## top
module top(
    input logic clk,
    input logic rst,
    output logic    RGB_G,
    output logic    RGB_R,
    output logic    RGB_B
);
Settings: LEC_CHECK=0, ABC_AREA=0, CAP_MARGIN=20, CORE_ASPECT_RATIO=1.48, CORE_MARGIN=2, CORE_UTILIZATION=72, CTS_CLUSTER_DIAMETER=43, CTS_CLUSTER_SIZE=97, PLACE_DENSITY_LB_ADDON=0.25, SETUP_SLACK_MARGIN=1.07, SLEW_MARGIN=20, TNS_END_PERCENT=75; clock period 7.04 ns.
run.sh (not shown) runs the stock make flow with config.mk's settings and CLKGATE_MAP_FILE=.
The starting point finished clean.
Rerun with:
ABC_AREA = unset   (was 0)
CORE_ASPECT_RATIO = unset   (was 1.48)
CORE_UTILIZATION = 35   (was 72)
CTS_CLUSTER_DIAMETER = unset   (was 43)
CTS_CLUSTER_SIZE = unset   (was 97)
PLACE_DENSITY_LB_ADDON = unset   (was 0.25)
SETUP_SLACK_MARGIN = unset   (was 1.07)
TNS_END_PERCENT = unset   (was 75)
clock period = 10.0 ns   (was 7.04 ns; I/O delays follow)
Effect: The new run finished clean; final area increases by 3.0%; final cell count came out higher by 15%; non-clock buffer count came out higher by 1; setup slack gets better by 3.1 ns; via count is lower by 4.7%; sequential share of layout area is lower by 0.79 points; clock skew is higher by 0.012 ns; die size climbs by 100%.
Rerun with:
CORE_UTILIZATION = 62   (was 35)
CTS_CLUSTER_SIZE = 96   (was unset)
clock period = 7.57 ns   (was 10.0 ns; I/O delays follow)
Sequential cell count stays the same.
Design area goes down by 1.9%.
Wire length fell by 2.8%.
Global-route usage rises by 9.5 points.
Core utilization rises by 29 points.
Via count is higher by 0.55%.
Total power increases by 31%.
First-iteration DRC count climbs by 18%.
Worst hold slack barely changes.
Non-clock buffer count went down by 1.
Die size came out lower by 43%.
Rerun with:
CORE_UTILIZATION = 72   (was 62)
SETUP_SLACK_MARGIN = -0.71   (was unset)
clock period = 8.3 ns   (was 7.57 ns; I/O delays follow)
The new run produced a clean layout.
Cell count is lower by a few percent.
Clock-buffer cell count is lower by 8.
Register-to-register slack gains 0.62 ns.
Area after synthesis stays the same.
Design area is lower slightly.
Combinational power is lower by roughly a tenth.
Setup slack gains 0.62 ns.

## the previous run
Starting RTL as in the previous note.
make LEC_CHECK=0 ABC_AREA=0 CAP_MARGIN=30 CELL_PAD_IN_SITES_DETAIL_PLACEMENT=2 CELL_PAD_IN_SITES_GLOBAL_PLACEMENT=1 CORE_ASPECT_RATIO=0.9 CORE_MARGIN=2 CORE_UTILIZATION=50 CTS_CLUSTER_SIZE=30 GPL_TIMING_DRIVEN=0 MAX_ROUTING_LAYER=met4 MIN_ROUTING_LAYER=met2 SETUP_SLACK_MARGIN=0.26 SLEW_MARGIN=5 TNS_END_PERCENT=75 finish   # period 7.5 ns
As the logs show, the previous run stopped at detailed placement after a tool error, so it never reached the end of the flow.
[inputs] the current run vs the previous run
- removing GPL_TIMING_DRIVEN (formerly 0)
- changing CORE_UTILIZATION from 50 to 40
- removing MIN_ROUTING_LAYER (formerly met2)
- removing CORE_ASPECT_RATIO (formerly 0.9)
- changing CAP_MARGIN from 30 to 20
- removing TNS_END_PERCENT (formerly 75)
- removing CTS_CLUSTER_SIZE (formerly 30)
- removing SETUP_SLACK_MARGIN (formerly 0.26)
- removing CELL_PAD_IN_SITES_GLOBAL_PLACEMENT (formerly 1)
- removing CELL_PAD_IN_SITES_DETAIL_PLACEMENT (formerly 2)
- removing ABC_AREA (formerly 0)
- removing MAX_ROUTING_LAYER (formerly met4)
- changing SLEW_MARGIN from 5 to 20
- changing the clock period (ns, I/O delays scaled along) from 7.5 to 4.81
Notes after the runs:
The flow did not stop early for the current run: all stages ran, and the layout cleared the timing, DRC and antenna checks. The current run -> the previous run: I/O pin total delta 0, exact match. The previous run has a higher global placer's final weighted congestion than the current run. Re instance tally after logic synthesis: no difference whatsoever between the previous run and the current run. The current run ended up with a lower core utilization at floorplan than the previous run did. The previous run -> the current run: portion of the post-synthesis area used by sequential elements delta 0, exact match. Compared with the previous run, in the current run post-synthesis area per instance held steady, chip height grew by 18%, area of the die grew by 0.020 sq mm.

The RTL this note starts from:
==> flow/design.v <==
module pwm #(
    parameter step = 10000
)(
    input logic clk, 
    input logic rst,
    input integer duty_cycle,  
    output logic pwm_out
);
    integer pwm_on;
    localparam integer scalar = step/100;
    int pwm_count;
    logic switch;
    always_ff @(posedge clk) begin
        if (rst) begin
            pwm_on <= 0;
            pwm_count <= 0;
            switch <= 0;
        end
        else begin
        pwm_on <= duty_cycle*scalar;
        if (duty_cycle >= 99 || duty_cycle <= 1) begin
            if (duty_cycle >= 99) begin
                switch <= 0;
            end
            if (duty_cycle <= 1) begin
                switch <= 1;
            end
        end
        else begin
            if (pwm_count > pwm_on - 1) begin
                switch <= 1;
                if (pwm_count > step - 1) begin
                    pwm_count <= 0;
                    switch <= 0;
                end
                else begin
                    pwm_count <= pwm_count + 1;
                end
            end
            else begin
                pwm_count <= pwm_count + 1;
            end
        end
        end
    end
    assign pwm_out = (switch) ? 1'b1 : 1'b0;
endmodule
module ramp #(
    parameter step = 2000000,  
    parameter [0:6] steps = 7'b0011100,  
    parameter int n_steps = $bits(steps)
)(
    input logic clk,
    input logic rst,
    output int pwm_value
);
    integer stage;  
    integer count;  
    integer pwm_count;  
    localparam integer substep = step / 100;
    function automatic integer rate(input integer i);
        integer next;
        integer current;
        begin
            if (i < n_steps - 1) next = steps[i + 1] ? 100 : 0;
            else next = steps[0] ? 100 : 0;
            current = steps[i] ? 100 : 0;
            rate = (next - current) / 100;
        end
    endfunction
    integer stage_rate;
    always_comb begin
        stage_rate = 0;
        for (int i = 0; i < n_steps; i++)
            if (stage == i) stage_rate = rate(i);
    end
    always_ff @(posedge clk) begin
        if (rst) begin
            stage <= 0;
            count <= 0;
            pwm_count <= 0;
            if (steps[0]) pwm_value <= 100;
            else pwm_value <= 0;
        end
        else begin
        pwm_count <= pwm_count + 1;
        if (pwm_count == substep - 1) begin
            pwm_value <= pwm_value + stage_rate;
            pwm_count <= 0;
        end
        count <= count + 1;  
        if (count == step) begin
            count <= 0;  
            if (stage < n_steps - 1) begin
                stage <= stage + 1;
            end 
            else begin
                stage <= 0;
                if (steps[0]) pwm_value <= 100;
                else pwm_value <= 0;
            end
        end
        end
    end
endmodule
module top(
    input logic clk,
    input logic rst,
    output logic    RGB_G,
    output logic    RGB_R,
    output logic    RGB_B
);
    logic red_out;
    integer red;
    logic green_out;
    integer green;
    logic blue_out;
    integer blue;
    ramp #(
        .steps (7'b1100011)
    )
    u1 (
        .clk (clk),
        .rst (rst),
        .pwm_value (red)
    );
    ramp #(
        .steps (7'b0111000)
    )
    u2 (
            .clk (clk),
            .rst (rst),
            .pwm_value (green)
        );
    ramp #(
        .steps (7'b0001110)
    )
    u3 (
        .clk (clk),
        .rst (rst),
        .pwm_value (blue)
    );
    pwm u4 (
        .clk (clk),
        .rst (rst),
        .duty_cycle (red),
        .pwm_out (red_out)
    );
    assign RGB_R = red_out;
    pwm u5 (
        .clk (clk),
        .rst (rst),
        .duty_cycle (green),
        .pwm_out (green_out)
    );
    assign RGB_G = green_out;
    pwm u6 (
        .clk (clk),
        .rst (rst),
        .duty_cycle (blue),
        .pwm_out (blue_out)
    );
    assign RGB_B = blue_out;
endmodule
==> flow/config.mk <==
export PLATFORM = sky130hd
export DESIGN_NAME = top
export DESIGN_NICKNAME = top
export VERILOG_FILES = /design/flow/design.v
export SDC_FILE = /design/flow/constraint.sdc
export NUM_CORES = 4
export LEC_CHECK = 0
export ABC_AREA = 0
export CAP_MARGIN = 20
export CORE_MARGIN = 2
export CORE_UTILIZATION = 72
export CTS_CLUSTER_DIAMETER = 209
export PLACE_DENSITY = 0.94
export SETUP_SLACK_MARGIN = -0.03
export SLEW_MARGIN = 20
export TNS_END_PERCENT = 5
==> flow/constraint.sdc <==
create_clock -name core_clock -period 3.56 [get_ports {clk}]
set_input_delay 0.7120 -clock core_clock [delete_from_list [all_inputs] [get_ports {clk}]]
set_output_delay 0.7120 -clock core_clock [all_outputs]
set_load 0.01 [all_outputs]
The first run never finished: it broke off in 5_1_grt, error GRT-0116.
Next try:
Settings changed: ABC_AREA 0 to not set, CORE_UTILIZATION 72 to 63, CTS_CLUSTER_DIAMETER 209 to not set, PLACE_DENSITY 0.94 to not set, SETUP_SLACK_MARGIN -0.03 to not set, TNS_END_PERCENT 5 to not set.
Clock period 3.56 ns to 4.81 ns, I/O delays scaled along.
Now the flow passed the timing, DRC and antenna checks.
Synthesized area stays the same.
Die size went up by 14%.
Synthesized cell count is unchanged.
Next try:
Settings changed: ABC_AREA set to 0, CORE_ASPECT_RATIO set to 1.48, CORE_UTILIZATION 63 to 65, CTS_CLUSTER_SIZE set to 97, TNS_END_PERCENT set to 75.
Clock period 4.81 ns to 3.69 ns, I/O delays scaled along.
With this change the flow produced a layout that fails on negative setup slack.
Setup slack loses 1.0 ns.
Cell area came out higher by 13%.
Fmax is higher by 2.0%.
Synthesized cell count stays the same.
Combinational power rose by 75%.
Register-to-register slack loses 1.0 ns.
Final cell count went up by 7.1%.
Clock skew rose by 0.019 ns.
Global-route usage rose by 3.8 points.
Clock-buffer cell count goes down by 16.
Die size came out lower by 3.0%.
Next try:
Settings changed: ABC_AREA 0 to 1, CORE_ASPECT_RATIO 1.48 to not set, CORE_UTILIZATION 65 to 28, CTS_CLUSTER_SIZE 97 to not set, TNS_END_PERCENT 75 to not set.
Clock period 3.69 ns to 10.0 ns, I/O delays scaled along.
Effect:
- The new run completed with no timing, DRC or antenna violations
- core utilization drops by 49 points
- clock-buffer cell count climbs by 22
- final cell count climbs by 50%
- wire length climbs by 27%
- non-clock buffer count drops by 495
- global-route usage drops by 14 points
- final area climbs by 6.1%
- worst setup slack gets better by 6.2 ns
- register-to-register slack gets better by 6.4 ns

v32:
// top: RTL as listed in full above, without the edits since
clock: 4.31 ns
lec_check: 0
abc_area: 0
cap_margin: 20
core_aspect_ratio: 0.71
core_margin: 2
core_utilization: 72
cts_cluster_size: 97
place_density_lb_addon: 0.02
setup_slack_margin: 1.23
slew_margin: 20
tns_end_percent: 75
Ran to the end and failed final checks on negative setup slack: v32.
Edits applied to the flow inputs when going from v32 to v5:
Settings: clearing PLACE_DENSITY_LB_ADDON, which used to be 0.02; swapping 0 for 1 in ABC_AREA; clearing SETUP_SLACK_MARGIN, which used to be 1.23; swapping 0.71 for 0.94 in CORE_ASPECT_RATIO; swapping 72 for 71 in CORE_UTILIZATION; swapping 4.31 for 3.14 in the clock period (ns, I/O delays scaled along).
### Flow results
v5 vs v32: total of cells resized after clock tree synthesis up by more than a quarter
Comparing v5 and v32, the higher number of buffers added for setup after CTS was measured on v32.
Register area share after synthesis: v5 and v32 compared, lower one is v5
Measured against v5, the placeable core region of v32 comes out at 0.835 times the reference value.
What ended v5 was a tool error in 5_1_grt; the run never finished.
Summary — area share of and-or/or-and cells after synthesis, v5 relative to v32: lower, by 0.32 points.
| number of buffers added to fix hold violations after cts | v5 vs v32 | ≈ equal |
Here is what was changed in the inputs of v1 compared with v5.
Settings: CTS_CLUSTER_SIZE: 97 -> unset; TNS_END_PERCENT: 75 -> unset; CORE_UTILIZATION: 71 -> 65; CORE_ASPECT_RATIO: 0.94 -> unset; ABC_AREA: 1 -> unset; the clock period (ns, I/O delays scaled along): 3.14 -> 4.94.
- Side by side, post-detailed-placement cell area turned out lower in v1 than in v5.
- Between v1 and v5, number of gates given a new drive strength after cts is higher for v5, v1 comes in under that.
- v1 | status: complete | timing, DRC, antenna: pass
- Compared with v5, in v1 weighted congestion reported at the end of routability-driven placement went down 0.11, number of CTS-inserted buffers saw a decrease.
## Diff of input files: v39 against v1
Settings: CORE_UTILIZATION changed from 65 to 72; PLACE_DENSITY_LB_ADDON newly set to 0.02; SETUP_SLACK_MARGIN newly set to 1.46.
## What came out
The higher setup slack of the critical path after layout of v1 and v39 is in v39.
v39 gives less fraction of area in multi-input gates than v1 did.
For clock latency on the worst-skew pair, v39 and v1 come out practically identical.
On v39: final-layout non-clock buffer area share is 5.6 points higher than what v1 gave.
v39 against v1: die size went down, multi-input combinational cell count did not really move, non-clock buffer count increased by about 800% relative to the old numbers, final cell count shows an increase of 205.
Clock group share of total power: lower on v1
Power is estimated from default activity; no workload was simulated.
